==> flow/design.v (excerpt) <==
module processor
(
	input wire clk_i,
	input wire rst_i,
	input wire stall_i,
	output wire [31:0] addr_o,
	input wire [31:0] data_i,
	output wire [31:0] data_o,
	output wire [3:0] data_w_o,
	output wire [2:0] data_mode_o,
	input wire [7:0] extio_in,
	output wire [7:0] extio_out
);
For scale: about 4800 cells after synthesis, roughly 830 flip-flops, roughly 120 I/O pins, ~54000 µm² of cells after synthesis.
clock: 13.7 ns
lec_check: 0
cap_margin: 20
cell_pad_in_sites_global_placement: 3
core_margin: 8
core_utilization: 17
cts_cluster_diameter: 319
cts_cluster_size: 18
gpl_routability_driven: 1
gpl_timing_driven: 1
max_routing_layer: met5
min_routing_layer: met2
setup_slack_margin: 4.02
slew_margin: 35
tns_end_percent: 75
run.sh (not shown) runs the stock make flow with config.mk's settings and CLKGATE_MAP_FILE=.
Rerun with:
- CELL_PAD_IN_SITES_GLOBAL_PLACEMENT: 3 -> not set
- CORE_MARGIN: 8 -> 2
- CORE_UTILIZATION: 17 -> 40
- CTS_CLUSTER_DIAMETER: 319 -> not set
- CTS_CLUSTER_SIZE: 18 -> not set
- GPL_ROUTABILITY_DRIVEN: 1 -> not set
- GPL_TIMING_DRIVEN: 1 -> not set
- MAX_ROUTING_LAYER: met5 -> not set
- MIN_ROUTING_LAYER: met2 -> not set
- SETUP_SLACK_MARGIN: 4.02 -> not set
- SLEW_MARGIN: 35 -> 20
- TNS_END_PERCENT: 75 -> not set
- clock period: 13.7 -> 12.0 ns (I/O delays scaled with it)
Global-route usage climbs by 7.1 points. Non-clock buffer count is lower by 151. Sequential power is higher by 14%. Power went up by 12%. Die size is lower by 59%. Wire length falls by 24%. Area after synthesis stays the same.
Rerun with:
- clock period: 12.0 -> 15.4 ns (I/O delays scaled with it)
Result: Worst setup slack gains 1600 ps; global-route usage came out lower by 0.11 points; design area stays flat; sequential share of layout area hardly moves; cell count drops by about 0.7%; die size does not change; register-to-register slack gets better by 2000 ps; hold slack stays flat; via count falls by about 0.7%; power goes down by about 20%.
Rerun with:
- CORE_UTILIZATION: 40 -> 48
- SETUP_SLACK_MARGIN: not set -> 1.98
- clock period: 15.4 -> 7.14 ns (I/O delays scaled with it)
The changed run finished but failed the layout checks on negative setup slack; synthesized cell count is unchanged; routed wire length went up by 1.9%; core utilization came out higher by 17 points; synthesized area does not change; worst setup slack gets worse by 3500 ps; final area goes up by 14%.

========
processor again, from the RTL that the note above started with.
Settings: LEC_CHECK=0, CAP_MARGIN=20, CELL_PAD_IN_SITES_GLOBAL_PLACEMENT=3, CORE_MARGIN=2, CORE_UTILIZATION=17, CTS_CLUSTER_DIAMETER=124, CTS_CLUSTER_SIZE=18, GPL_ROUTABILITY_DRIVEN=0, GPL_TIMING_DRIVEN=1, MAX_ROUTING_LAYER=met5, MIN_ROUTING_LAYER=met2, SETUP_SLACK_MARGIN=1.91, SLEW_MARGIN=20, TNS_END_PERCENT=75; clock period 13.7 ns.
The baseline passed the timing, design-rule and antenna checks.
Edit:
CELL_PAD_IN_SITES_GLOBAL_PLACEMENT = not set   (was 3)
CORE_UTILIZATION = 70   (was 17)
CTS_CLUSTER_DIAMETER = not set   (was 124)
CTS_CLUSTER_SIZE = not set   (was 18)
GPL_ROUTABILITY_DRIVEN = not set   (was 0)
GPL_TIMING_DRIVEN = not set   (was 1)
MAX_ROUTING_LAYER = met4   (was met5)
MIN_ROUTING_LAYER = not set   (was met2)
SETUP_SLACK_MARGIN = not set   (was 1.91)
TNS_END_PERCENT = not set   (was 75)
clock period = 8.72 ns   (was 13.7 ns; I/O delays follow)
=> The new run failed in global routing (5_1_grt) on GRT-0116; area after synthesis is unchanged; die size went down by 75%; synthesized cell count is unchanged.

========
Starting RTL as in the previous note.
Settings: LEC_CHECK=0, CAP_MARGIN=20, CORE_MARGIN=2, CORE_UTILIZATION=40, SLEW_MARGIN=20; clock period 11.9 ns.
Then changed:
- CORE_UTILIZATION: 40 -> 9
- clock period: 11.9 -> 16.1 ns (I/O delays scaled with it)
Result: The new run passed the timing, design-rule and antenna checks; setup slack improves by 0.25 ns; cell area rose by 12%; first-iteration DRC count fell by 9.1%; global-route usage fell by 26 points.
Then changed:
- CORE_UTILIZATION: 9 -> 48
- SETUP_SLACK_MARGIN: not set -> 1.9
- clock period: 16.1 -> 7.13 ns (I/O delays scaled with it)
What happened:
- The changed run ran to the end with violations: max-capacitance violations, max-slew violations, negative setup slack
- clock-buffer cell count increases by 1
- hold slack gets worse by 0.017 ns
- cell area climbs by 1.8%
- via count rose by 6.8%
- synthesized cell count does not change
Then changed:
- CORE_UTILIZATION: 48 -> 69
- CTS_CLUSTER_DIAMETER: not set -> 252
- CTS_CLUSTER_SIZE: not set -> 99
- PLACE_DENSITY: not set -> 0.36
- SETUP_SLACK_MARGIN: 1.9 -> not set
- clock period: 7.13 -> 7.07 ns (I/O delays scaled with it)
What happened: Now the flow failed in 5_1_grt on GRT-0116; die area drops by a quarter to a third; synthesized area does not change; synthesized cell count is unchanged.
Then changed:
- CORE_UTILIZATION: 69 -> 23
- CTS_CLUSTER_DIAMETER: 252 -> not set
- CTS_CLUSTER_SIZE: 99 -> not set
- PLACE_DENSITY: 0.36 -> not set
- clock period: 7.07 -> 11.9 ns (I/O delays scaled with it)
After rerunning: With this change the flow completed without violations. Synthesized cell count stays the same. Die area increases to 3.0 times its value. Synthesized area stays the same.
Power is estimated from default activity; no workload was simulated.
